==> inputs of 12-03 <==
==> flow/design.v (excerpt) <==
module mat_mul #
	(
        parameter integer DIM_LOG = 2,     
        parameter integer DIM = 2**DIM_LOG,
        parameter integer SIZE = DIM*DIM,
        parameter integer SIZE_LOG = 2*DIM_LOG,
        parameter integer DATA_WIDTH = 32
    )
    (
		input wire  s00_axi_aclk,
		input wire  s00_axi_aresetn,
		output wire  s00_axis_tready,
		input wire [DATA_WIDTH-1 : 0] s00_axis_tdata,
		input wire  s00_axis_tlast,
        input wire  s00_axis_tvalid,
		output wire  m00_axis_tvalid,
        output wire [DATA_WIDTH-1 : 0] m00_axis_tdata,
        output wire [(DATA_WIDTH/8)-1 : 0] m00_axis_tstrb,
        output wire  m00_axis_tlast,
        input wire  m00_axis_tready,
        input wire sel, 
        input wire start
    );
Settings: LEC_CHECK=0, ABC_AREA=1, CAP_MARGIN=0, CORE_ASPECT_RATIO=1.4, CORE_MARGIN=2, CORE_UTILIZATION=72, CTS_CLUSTER_DIAMETER=400, CTS_CLUSTER_SIZE=10, HOLD_SLACK_MARGIN=0.29, PLACE_DENSITY=0.39, SLEW_MARGIN=20, TNS_END_PERCENT=20; clock period 5.14 ns.
run.sh (not shown) runs the stock make flow with config.mk's settings and CLKGATE_MAP_FILE=.
==> 10-23 (differences from 12-03) <==
==> flow/config.mk (replaced) <==
export PLATFORM = sky130hd
export DESIGN_NAME = mat_mul
export DESIGN_NICKNAME = mat_mul
export VERILOG_FILES = /design/flow/design.v
export SDC_FILE = /design/flow/constraint.sdc
export NUM_CORES = 4
export LEC_CHECK = 0
export CAP_MARGIN = 20
export CORE_MARGIN = 2
export CORE_UTILIZATION = 72
export CTS_CLUSTER_SIZE = 23
export SLEW_MARGIN = 20
==> flow/constraint.sdc (replaced) <==
create_clock -name core_clock -period 6.95 [get_ports {s00_axi_aclk}]
set_input_delay 1.3900 -clock core_clock [delete_from_list [all_inputs] [get_ports {s00_axi_aclk}]]
set_output_delay 1.3900 -clock core_clock [all_outputs]
set_load 0.01 [all_outputs]
==> notes <==
Of 12-03 and 10-23, 10-23 has the higher utilization (gap 0.29 points). Between 12-03 and 10-23, the lower non-clock buffer count is in 10-23 (gap 107). Sequential share of layout area: 12-03 is lower than 10-23 (2.3 points). In 12-03 the design area is higher than in 10-23, by 4.3%. Flip-flop count is the same in 12-03 and 10-23. 10-23 completed, yet does not pass: setup timing. 12-03 reached the layout checks and failed them: setup timing. In 10-23 the hold slack is better than in 12-03, by 0.029 ns. Between 10-23 and 12-03, the lower count of clock-buffer cells in the layout is in 10-23 (gap 37).
==> figures <==
| quantity | 10-23 | 12-03 |
|---|---|---|
| Status | finished with violations | finished with violations |
| Violated checks | setup timing | setup timing |
| Share of the clock period used by the worst path | 110% | 133% |
| Vias post-DR | 44800 | 54900 |
| Reg2reg start | mat_B[2]$_DFFE_PP_ | mat_B[4]$_DFFE_PP_ |
| Number of tap instances | 1476 | 1490 |
| WP data required | 7.50 ns | 5.70 ns |
| Clock skew after layout | 0.0651 ns | 0.0574 ns |
| Global router's overall resource usage | 42.3% | 37.6% |
| GR Util met2 | 67.5% | 63.8% |
| Total number of nets in the final design | 5373 | 7662 |
| Distinct lib cells | 51 | 48 |
| Endpoints failing setup | 103 | 408 |


==> run C: inputs <==
==> flow/design.v <==
`timescale 1ns / 1ps
module mat_mul #
	(
        parameter integer DIM_LOG = 2,     
        parameter integer DIM = 2**DIM_LOG,
        parameter integer SIZE = DIM*DIM,
        parameter integer SIZE_LOG = 2*DIM_LOG,
        parameter integer DATA_WIDTH = 32
    )
    (
		input wire  s00_axi_aclk,
		input wire  s00_axi_aresetn,
		output wire  s00_axis_tready,
		input wire [DATA_WIDTH-1 : 0] s00_axis_tdata,
		input wire  s00_axis_tlast,
        input wire  s00_axis_tvalid,
		output wire  m00_axis_tvalid,
        output wire [DATA_WIDTH-1 : 0] m00_axis_tdata,
        output wire [(DATA_WIDTH/8)-1 : 0] m00_axis_tstrb,
        output wire  m00_axis_tlast,
        input wire  m00_axis_tready,
        input wire sel, 
        input wire start
    );
	reg busy;               
	reg item_done;          
	reg matrix_done;        
	reg start_transfer;     
	reg transfer;           
	reg last_transfer;      
	reg mac_enable;         
    reg [DATA_WIDTH-1 : 0] mem_A [0 : SIZE-1];  
    reg [DATA_WIDTH-1 : 0] mem_B [0 : SIZE-1];  
    reg [DATA_WIDTH-1 : 0] mem_R [0 : SIZE-1];  
    reg [DATA_WIDTH-1 : 0] mat_A;    
    reg [DATA_WIDTH-1 : 0] mat_B;    
    reg [DATA_WIDTH-1 : 0] mat_R;    
    reg [SIZE_LOG-1 : 0] addr_stream_in;     
    reg [SIZE_LOG-1 : 0] addr_stream_out;    
    wire [SIZE_LOG-1 : 0] addr_A;    
    wire [SIZE_LOG-1 : 0] addr_B;    
    reg [SIZE_LOG-1 : 0] addr_R;     
    reg [DIM_LOG-1 : 0] row_cnt;     
    reg [DIM_LOG-1 : 0] col_cnt;     
    reg [DIM_LOG-1 : 0] tmp_cnt;     
    wire [DATA_WIDTH-1 : 0] mad;     
    reg [DATA_WIDTH-1 : 0] mac;      
    assign s00_axis_tready = !busy  && s00_axis_tvalid ;  
    always @ (posedge s00_axi_aclk) begin
        if (!s00_axi_aresetn || s00_axis_tlast)
            addr_stream_in <= 0;
        else if (s00_axis_tready)  
            addr_stream_in <= addr_stream_in+1 ;  
    end
    always @ (posedge s00_axi_aclk) begin 
        if (s00_axis_tvalid && !sel && s00_axis_tready)  
            mem_A [addr_stream_in] <= s00_axis_tdata;
        if (busy)  
            mat_A <= mem_A [addr_A];
    end
    always @ (posedge s00_axi_aclk) begin
        if (s00_axis_tvalid && sel && s00_axis_tready)  
            mem_B [addr_stream_in] <= s00_axis_tdata;
        if (busy)  
            mat_B <= mem_B [addr_B];
    end
    assign m00_axis_tstrb = 4'hf;    
    assign m00_axis_tdata = mat_R;   
    assign m00_axis_tlast = last_transfer;   
    assign m00_axis_tvalid =  transfer; 
    always @ (posedge s00_axi_aclk) begin
        if (!s00_axi_aresetn || matrix_done)  
            addr_stream_out <= 0;
        else if ((m00_axis_tready && transfer  || start_transfer  ))  
            addr_stream_out <=   addr_stream_out + 1;  
    end
    always @ (posedge s00_axi_aclk) begin
        if (!s00_axi_aresetn)
            start_transfer <= 0;
        else
            start_transfer <= matrix_done; 
    end
    always @ (posedge s00_axi_aclk) begin
        if (!s00_axi_aresetn || (m00_axis_tlast && m00_axis_tvalid && m00_axis_tready))  
            transfer <= 0;
        else if (start_transfer)  
            transfer <= 1; 
    end
    always @ (posedge s00_axi_aclk) begin
        if (!s00_axi_aresetn)
            last_transfer <= 0;
        else if (m00_axis_tready && transfer || start_transfer)
            last_transfer <= (addr_stream_out == SIZE-1); 
    end
    always @ (posedge s00_axi_aclk) begin
        if (item_done)  
            mem_R [addr_R] <= mad ;  
        if (m00_axis_tready && transfer || start_transfer)  
            mat_R <= mem_R [addr_stream_out];
    end
    always @ (posedge s00_axi_aclk) begin
        if (!s00_axi_aresetn || matrix_done ) 
            busy <= 0;
        else if (start )  
            busy <= 1'b1;
    end
    always @ (posedge s00_axi_aclk) begin
        if (!s00_axi_aresetn)
            item_done <= 0;
        else
            item_done <= (tmp_cnt==DIM-1 && busy) ;  
    end
    always @ (posedge s00_axi_aclk) begin
        if (!s00_axi_aresetn)
            matrix_done <= 0;
        else
            matrix_done <= (row_cnt == DIM-1) && (col_cnt == DIM-1) && (tmp_cnt==DIM-1) ;  
    end
    always @ (posedge s00_axi_aclk) begin
        if (!s00_axi_aresetn || start || tmp_cnt == DIM)  
            tmp_cnt <= 0;
        else if (busy && !matrix_done)  
            tmp_cnt <= tmp_cnt + 1;
    end
    always @ (posedge s00_axi_aclk) begin
        if (!s00_axi_aresetn || start || col_cnt==DIM)  
            col_cnt <= 0;
        else if (busy && tmp_cnt==DIM-1)  
            col_cnt <= col_cnt + 1;
    end
    always @ (posedge s00_axi_aclk) begin
        if (!s00_axi_aresetn || start || row_cnt==DIM)  
            row_cnt <= 0;
        else if (busy && col_cnt == DIM-1 && tmp_cnt==DIM-1)  
            row_cnt <= row_cnt + 1;
    end
    assign addr_A = row_cnt * (DIM) + tmp_cnt;  
    assign addr_B = tmp_cnt * (DIM) + col_cnt;
    always @ (posedge s00_axi_aclk) begin
        if (!s00_axi_aresetn || start)
            addr_R <= 0;
        else if (busy && item_done)  
            addr_R <= addr_R + 1 ;  
    end
    assign mad = mat_A * mat_B + mac;
    always @ (posedge s00_axi_aclk) begin
       if (!s00_axi_aresetn || tmp_cnt==0 )  
           mac <= 0;
       else if (mac_enable)
           mac <= mad ;  
    end
    always @ (posedge s00_axi_aclk) begin
       if (!s00_axi_aresetn)
           mac_enable <= 0;
       else if (busy)
           mac_enable <= 1;  
    end
endmodule
==> flow/run.sh <==
#!/bin/bash
# the make line also repeats each setting of config.mk as NAME=value (left out here)
make -C /OpenROAD-flow-scripts/flow DESIGN_CONFIG=/design/flow/config.mk WORK_HOME=/design/flow/orfs CLKGATE_MAP_FILE= finish
==> flow/config.mk <==
export PLATFORM = sky130hd
export DESIGN_NAME = mat_mul
export DESIGN_NICKNAME = mat_mul
export VERILOG_FILES = /design/flow/design.v
export SDC_FILE = /design/flow/constraint.sdc
export NUM_CORES = 4
export LEC_CHECK = 0
export CAP_MARGIN = 20
export CELL_PAD_IN_SITES_DETAIL_PLACEMENT = 0
export CELL_PAD_IN_SITES_GLOBAL_PLACEMENT = 0
export CORE_MARGIN = 2
export CORE_UTILIZATION = 70
export CTS_CLUSTER_SIZE = 47
export MAX_ROUTING_LAYER = met5
export SETUP_SLACK_MARGIN = 0.54
export SLEW_MARGIN = 20
==> flow/constraint.sdc <==
create_clock -name core_clock -period 5.93 [get_ports {s00_axi_aclk}]
set_input_delay 1.1860 -clock core_clock [delete_from_list [all_inputs] [get_ports {s00_axi_aclk}]]
set_output_delay 1.1860 -clock core_clock [all_outputs]
set_load 0.01 [all_outputs]
==> run B (differences from run C) <==
Settings changed: ABC_AREA from default to 1, CAP_MARGIN 20 to 5, CORE_ASPECT_RATIO from default to 0.57, CORE_MARGIN 2 to 9, CORE_UTILIZATION 70 to 25, CTS_CLUSTER_SIZE 47 to 31, GPL_ROUTABILITY_DRIVEN from default to 1, MIN_ROUTING_LAYER from default to met1, SETUP_SLACK_MARGIN 0.54 to -0.4, TNS_END_PERCENT from default to 95.
==> flow/constraint.sdc (replaced) <==
create_clock -name core_clock -period 6.35 [get_ports {s00_axi_aclk}]
set_input_delay 1.2700 -clock core_clock [delete_from_list [all_inputs] [get_ports {s00_axi_aclk}]]
set_output_delay 1.2700 -clock core_clock [all_outputs]
set_load 0.01 [all_outputs]
==> results <==
| metric | run B | run C |
|---|---|---|
| Share of cell area taken by flip-flops and latches | 0.511 | 0.544 |
| Pre-CTS setup slack | -1240 ps | -1330 ps |
| Routed len/inst | 21.1 um | 38.5 um |
| Critical register-to-register path startpoint | mat_A[16]$_DFFE_PP_ | mat_A[5]$_DFFE_PP_ |
| Met3 capacity usage during global routing | 0.0326 | 0.105 |
| Buffers & Inverters on Critical Path | 11 | 9 |
| Cell row count | 158 | 123 |
| Number of tap instances | 4400 | 1500 |
| Number of buffers created by CTS | 161 | 162 |
| Area added between synthesis and finish | 18.9% | 16.1% |
| Arrival time reported for the critical path endpoint | 7660 ps | 7940 ps |
| Area reported by Yosys stat | 82500 sq um | 79500 sq um |
| Run status | finished with violations | finished with violations |
| Violated checks | setup timing | setup timing |
| Placer congestion estimate | 0.920 | 0.882 |
| Number of filler instances in the final layout | 32473 | 4875 |
| Pin count of the biggest net entering global routing | 213 | 74 |
| Synth Area in Adders | 0.127 | 0.132 |
| Number of warning messages in the logs | 52 | 40 |
| Antenna cell count | 6 | 12 |
| First-pass GRT wire length | 357000 um | 349000 um |
| Half-perimeter wire length of the detailed placement result | 155000 um | 122000 um |
| Share of the clock period used by the worst path | 1.10 | 1.25 |
| Register-to-register setup slack | -630 ps | -1490 ps |
